==> run Z <==
==> flow/design.v (excerpt) <==
module Temple #(
    parameter ADDR_WIDTH = 16,
    parameter DATA_WIDTH = 16
) (
    input                   clk,
    rst,
    output [ADDR_WIDTH-1:0] addr,
    input  [          15:0] rd_data,
    output [          15:0] wr_data,
    output                  en
);
Settings: LEC_CHECK=0, CAP_MARGIN=20, CORE_MARGIN=2, CORE_UTILIZATION=63, SLEW_MARGIN=20; clock period 3.2 ns.
run.sh (not shown) runs the stock make flow with config.mk's settings and CLKGATE_MAP_FILE=.
==> run D (differences from run Z) <==
Settings changed: CAP_MARGIN 20 to 5, CORE_UTILIZATION 63 to 70, CTS_CLUSTER_SIZE set to 15, SETUP_SLACK_MARGIN set to 0.4.
==> flow/constraint.sdc (replaced) <==
create_clock -name core_clock -period 3.08 [get_ports {clk}]
set_input_delay 0.6160 -clock core_clock [delete_from_list [all_inputs] [get_ports {clk}]]
set_output_delay 0.6160 -clock core_clock [all_outputs]
set_load 0.01 [all_outputs]
==> comparison table <==
	run D	run Z
CTS H-tree lvls	2	2
Outcome	stopped before the end	timing/DRC/antenna clean
Failing step	global routing	-
Chip area	0.03586 mm²	0.03975 mm²
Area of the core region	0.03370 mm²	0.03767 mm²
Total cell area reported by yosys after synthesis	0.02405 mm²	0.02405 mm²
Setup slack at placement	-0.5242 ns	-0.3024 ns
Number of buffers inserted during clock tree synthesis	52	54
Count of buffers inserted at the top-level ports	49	49
Count of buffers added by post-CTS timing repair for setup	38	0
Post-CTS Hold Fix Bufs	0	1
Post-Synthesis Net Count	1557	1557
GP Congestion	1.012	0.9340
Chip height	189.4 µm	199.4 µm
Total standard cell area after synthesis	0.02405 mm²	0.02405 mm²
Area of placed instances	0.02691 mm²	0.02681 mm²
Cts repair resizes	161	35
Core utilization before placement	71.37%	63.85%
Die Width	189.4 µm	199.4 µm
# IOs	51	51
Total clock sinks	560	560
Placed Instances	2132	2175
Detailed-placement wirelength estimate	47620 µm	44000 µm
Number of standard-cell rows in the floorplan	67	71
Maximum clock insertion buffer count	3	3


==> amber: inputs <==
==> flow/design.v <==
`timescale 1ns / 1ns
`timescale 1ns / 1ns
module alu #(
    parameter DATA_WIDTH = 16
) (
    input [DATA_WIDTH-1:0] data_in1,
    data_in2,
    input [1:0] op,
    output reg [DATA_WIDTH-1:0] data_out,
    output [2:0] flag
);
  reg carry;
  wire zero, neg;
  wire [16:0] data_in1_add, data_in2_add;
  assign data_in1_add = data_in1;
  assign data_in2_add = data_in2;
  always @(*) begin
    case (op)
      2'b00: {carry, data_out} = {1'b0, ~(data_in1 | data_in2)};
      2'b01: {carry, data_out} = data_in1_add + data_in2_add;
      2'b10: {carry, data_out} = {1'b0, data_in1};
      2'b11: {carry, data_out} = {1'b0, (data_in2 >> 1)};
    endcase
  end
  assign zero = ~(|data_out);
  assign neg  = data_out[DATA_WIDTH-1];
  assign flag = {zero, neg, carry};
endmodule
`timescale 1ns / 1ns
module register #(
    parameter N = 16
) (
    input clk,
    rst,
    en,
    input [N-1:0] data_in,
    output reg [N-1:0] data_out
);
  always @(posedge clk, negedge rst) begin
    if (!rst) begin
      data_out <= 0;
    end else begin
      if (en) begin
        data_out <= data_in;
      end
    end
  end
endmodule
`timescale 1ns / 1ns
module registerfile #(
    parameter N = 16,
    M = 5
) (
    input clk,
    en,
    input [N-1:0] wr_data,
    input [M-1:0] addr,
    output [N-1:0] rd_data
);
  reg [N-1:0] mem[(2**M)-1:0];
  assign rd_data = (addr == 29) ? 0 : ( (addr == 30) ? 16'h1 : ( (addr == 31) ? 16'hffff : mem[addr]));
  always @(posedge clk) begin
    if (en) begin
      mem[addr] <= wr_data;
    end
  end
endmodule
`timescale 1ns / 1ns
 `timescale 1ns / 1ns
module state (
    input            clk,
    rst,
    input      [2:0] op,
    output reg [3:0] state,
    input      [2:0] flag
);
  reg [3:0] nextstate;
  reg       br;
  always @(*) begin
    case (state)
      4'b0000: begin
        if (op == 3'b000) begin
          nextstate = 4'b0001;
        end else if (op == 3'b001) begin
          nextstate = 4'b0010;
        end else if (op == 3'b010) begin
          nextstate = 4'b0011;
        end else if (op == 3'b011) begin
          nextstate = 4'b1010;
        end else if (op == 3'b100) begin
          nextstate = 4'b0100;
        end else if (op == 3'b101) begin
          nextstate = 4'b0101;
        end else if (op == 3'b110) begin
          nextstate = 4'b1000;
        end else nextstate = 4'b0111;
      end
      4'b0001: begin
        nextstate = 4'b1010;
      end
      4'b0010: nextstate = 4'b1010;
      4'b0011: nextstate = 4'b1010;
      4'b0100: nextstate = 4'b1010;
      4'b0101: nextstate = 4'b0110;
      4'b0110: nextstate = 4'b1010;
      4'b0111: nextstate = 4'b1010;
      4'b1000:
      if (br) nextstate = 4'b1001;
      else nextstate = 4'b1010;
      4'b1001: nextstate = 4'b0000;
      4'b1010: nextstate = 4'b0000;
      default: nextstate = 4'b0000;
    endcase   
  end
  always @(posedge clk, negedge rst) begin
    if (!rst) begin
      state <= 4'b0000;
    end else begin
      state <= nextstate;
    end
  end
  always @(*) begin
    case (op)
      3'h0: br = 0;
      3'h1: br = flag[0];
      3'h2: br = flag[1];
      3'h3: br = flag[1] | flag[0];
      3'h4: br = flag[2];
      3'h5: br = flag[2] | flag[0];
      3'h6: br = flag[2] | flag[1];
      3'h7: br = 1;
      default: br = 0;
    endcase   
  end   
endmodule   
`timescale 1ns / 1ns
 `timescale 1ns / 1ns
module decode (
    input [2:0] op,
    input [3:0] state,
    output reg [13:0] dec
);
  always @(*) begin
    case (state)
      4'b0000: begin
        if (op == 3'b110) begin
          dec = 14'b1_1_x_x_xx_xx_1_0_0_1_0_0;
        end else if (op == 3'b101) begin
          dec = 14'b1_1_x_x_xx_xx_1_0_0_0_0_0;
        end else if (op == 3'b011) begin
          dec = 14'bx_1_0_x_1x_xx_0_0_1_0_0_0;
        end else begin
          dec = 14'bx_1_x_x_xx_xx_0_0_0_1_0_0;
        end
      end
      4'b0001: dec = 14'bx_1_x_1_xx_00_0_1_0_0_1_0;
      4'b0010: dec = 14'bx_1_x_1_xx_01_0_1_0_0_1_0;
      4'b0011: dec = 14'bx_0_x_0_1x_xx_0_1_0_0_0_0;
      4'b0100: dec = 14'bx_0_x_x_xx_xx_0_0_0_0_0_1;
      4'b0101: dec = 14'b1_1_x_0_00_xx_1_1_0_0_0_0;
      4'b0110: dec = 14'b1_1_x_0_01_xx_0_1_0_0_0_0;
      4'b1000: dec = 14'bx_1_1_x_xx_xx_0_0_1_0_0_0;
      4'b1001: dec = 14'b0_1_x_x_xx_xx_1_0_0_0_0_0;
      4'b0111: dec = 14'bx_1_x_1_xx_11_0_1_0_0_1_0;
      4'b1011: dec = 14'bx_1_0_x_xx_xx_0_0_0_0_0_1;
      4'b1010: dec = 14'b1_1_x_x_xx_xx_1_0_0_0_0_0;
      default: dec = 14'b0;
    endcase
  end
endmodule
`timescale 1ns / 1ns
module Temple #(
    parameter ADDR_WIDTH = 16,
    parameter DATA_WIDTH = 16
) (
    input                   clk,
    rst,
    output [ADDR_WIDTH-1:0] addr,
    input  [          15:0] rd_data,
    output [          15:0] wr_data,
    output                  en
);
  wire [15:0] pc_sel_data, acc_sel_data, reg_sel_data, imm_sel_data;
  wire [15:0] pc_out, add_out, acc_out;
  wire [15:0] regfile_out, rf_out, alu_out;
  wire [2:0] flag_out, alu_flag;
  wire pc_sel, acc_sel, reg_sel, addr_sel;
  wire pc_en, acc_en, regfile_en, flag_en, rf_en;
  wire [1:0] imm_sel, alu_op;
  wire [ 2:0] op;
  wire [ 3:0] state;
  wire [13:0] dec;
  wire [ 4:0] regfile_addr;
  wire [ 7:0] half_imm_data;
  assign {pc_sel,addr_sel,reg_sel,acc_sel,imm_sel[1:0],alu_op[1:0],pc_en,acc_en,regfile_en,rf_en,flag_en,en} = dec;
  state statemachine (
      .clk(clk),
      .rst(rst),
      .op(op),
      .state(state),
      .flag(flag_out)
  );
  decode decode (
      .op(op),
      .state(state),
      .dec(dec)
  );
  register PC (
      .clk(clk),
      .rst(rst),
      .en(pc_en),
      .data_in(pc_sel_data),
      .data_out(pc_out)
  );
  register Acc (
      .clk(clk),
      .rst(rst),
      .en(acc_en),
      .data_in(acc_sel_data),
      .data_out(acc_out)
  );
  register #(
      .N(3)
  ) flag (
      .clk(clk),
      .rst(rst),
      .en(flag_en),
      .data_in(alu_flag),
      .data_out(flag_out)
  );
  register regi (
      .clk(clk),
      .rst(rst),
      .en(rf_en),
      .data_in(regfile_out),
      .data_out(rf_out)
  );
  alu alu (
      .data_in1(rf_out),
      .data_in2(acc_out),
      .op(alu_op),
      .data_out(alu_out),
      .flag(alu_flag)
  );
  registerfile regfile (
      .clk(clk),
      .en(regfile_en),
      .wr_data(reg_sel_data),
      .rd_data(regfile_out),
      .addr(regfile_addr)
  );
  assign pc_sel_data = (pc_sel) ? add_out : rf_out;
  assign add_out = pc_out + 16'h1;
  assign acc_sel_data = (acc_sel) ? alu_out : imm_sel_data;
  assign reg_sel_data = (reg_sel) ? add_out : acc_out;
  assign addr = addr_sel ? {pc_out[15:1], 1'b0} : {rf_out[15:1], 1'b0};
  assign wr_data = acc_out;
  assign op = (pc_out[0]) ? rd_data[15:13] : rd_data[7:5];
  assign regfile_addr = (pc_out[0]) ? rd_data[12:8] : rd_data[4:0];
  assign half_imm_data = (pc_out[0]) ? rd_data[15:8] : rd_data[7:0];
  assign imm_sel_data = (imm_sel[1]) ? rd_data[15:0] : ( (imm_sel[0]) ? {half_imm_data, acc_out[7:0]} : {acc_out[15:8], half_imm_data});
endmodule   
==> flow/run.sh <==
#!/bin/bash
# the make line also repeats each setting of config.mk as NAME=value (left out here)
make -C /OpenROAD-flow-scripts/flow DESIGN_CONFIG=/design/flow/config.mk WORK_HOME=/design/flow/orfs CLKGATE_MAP_FILE= finish
==> flow/config.mk <==
export PLATFORM = sky130hd
export DESIGN_NAME = Temple
export DESIGN_NICKNAME = Temple
export VERILOG_FILES = /design/flow/design.v
export SDC_FILE = /design/flow/constraint.sdc
export NUM_CORES = 4
export LEC_CHECK = 0
export CAP_MARGIN = 20
export CORE_MARGIN = 2
export CORE_UTILIZATION = 70
export CTS_CLUSTER_SIZE = 15
export SETUP_SLACK_MARGIN = 0.49
export SLEW_MARGIN = 20
==> flow/constraint.sdc <==
create_clock -name core_clock -period 3.17 [get_ports {clk}]
set_input_delay 0.6340 -clock core_clock [delete_from_list [all_inputs] [get_ports {clk}]]
set_output_delay 0.6340 -clock core_clock [all_outputs]
set_load 0.01 [all_outputs]
==> quartz: changes against amber <==
--- a/flow/config.mk
+++ b/flow/config.mk
@@ -7,7 +7,9 @@
 export LEC_CHECK = 0
-export CAP_MARGIN = 20
+export CAP_MARGIN = 5
 export CORE_MARGIN = 2
-export CORE_UTILIZATION = 70
-export CTS_CLUSTER_SIZE = 15
-export SETUP_SLACK_MARGIN = 0.49
+export CORE_UTILIZATION = 40
+export CTS_CLUSTER_SIZE = 80
+export GPL_TIMING_DRIVEN = 0
+export MIN_ROUTING_LAYER = met2
+export PLACE_DENSITY_LB_ADDON = 0.19
 export SLEW_MARGIN = 20
==> flow/constraint.sdc (replaced) <==
create_clock -name core_clock -period 7.0 [get_ports {clk}]
set_input_delay 1.4000 -clock core_clock [delete_from_list [all_inputs] [get_ports {clk}]]
set_output_delay 1.4000 -clock core_clock [all_outputs]
set_load 0.01 [all_outputs]
==> delta: changes against amber <==
--- a/flow/config.mk
+++ b/flow/config.mk
@@ -9,5 +9,4 @@
 export CORE_MARGIN = 2
-export CORE_UTILIZATION = 70
-export CTS_CLUSTER_SIZE = 15
-export SETUP_SLACK_MARGIN = 0.49
+export CORE_UTILIZATION = 65
+export PLACE_DENSITY = 0.6
 export SLEW_MARGIN = 20
==> flow/constraint.sdc (replaced) <==
create_clock -name core_clock -period 3.08 [get_ports {clk}]
set_input_delay 0.6160 -clock core_clock [delete_from_list [all_inputs] [get_ports {clk}]]
set_output_delay 0.6160 -clock core_clock [all_outputs]
set_load 0.01 [all_outputs]
==> flow_summary.json <==
{
  "fp.dieArea_um2": 38560,
  "dpl.cell_count": 2131,
  "globalRouteMet1Util_pct": 51.07,
  "core_area_um2": 36520,
  "status": "timing/DRC/antenna clean",
  "cts_bufs_inserted": 55,
  "finalWeightedCongestion": 0.9500,
  "cts.repair.resized": 29,
  "postCtsSetupBuffers": 1,
  "grtUsageMet2_pct": 57.30,
  "grt_most_used_layer": "met2",
  "chipWidth_um": 196.4,
  "pre_cts_slack_ps": -192.9,
  "grtUsageMet3_pct": 8.008,
  "floorplan.die.height_um": 196.4
}
The numbers above come from delta.

==> flow_summary.json <==
{
  "status": "timing/DRC/antenna clean",
  "core_area_um2": 59240,
  "num-multi-input-gates": 826,
  "seq_share_pct": 57.60,
  "grtUsageMet3_pct": 48.61,
  "timing.critical_path.depth": 7,
  "final_util_pct": 48.38,
  "grtUsageMet2_pct": 41.36,
  "timing.final.max_slew_violations": 0,
  "finalWeightedCongestion": 0.9790,
  "p_int_mw": 7.731,
  "grt_most_used_layer": "met3",
  "floorplan.die.height_um": 249.2,
  "grt_first_pass_wirelength_mm": 107.5,
  "globalRouteMet1Util_pct": 0,
  "postCtsSetupBuffers": 0
}
The numbers above come from quartz.

==> flow_summary.json <==
{
  "cts.repair.resized": 211,
  "fp.dieArea_um2": 35860,
  "grt_most_used_layer": "met2",
  "grtUsageMet3_pct": 71.81,
  "cts_bufs_inserted": 52,
  "floorplan.die.height_um": 189.4,
  "pre_cts_slack_ps": -143.4,
  "globalRouteMet1Util_pct": 84.12,
  "status": "did not finish",
  "finalWeightedCongestion": 1.031,
  "postCtsSetupBuffers": 34,
  "dpl.cell_count": 2111,
  "toolErrorMsg": "[ERROR GRT-0232] Routing congestion too high. Check the congestion heatmap in the GUI.",
  "flow.stopped_at": "5_1_grt"
}
The numbers above come from amber.

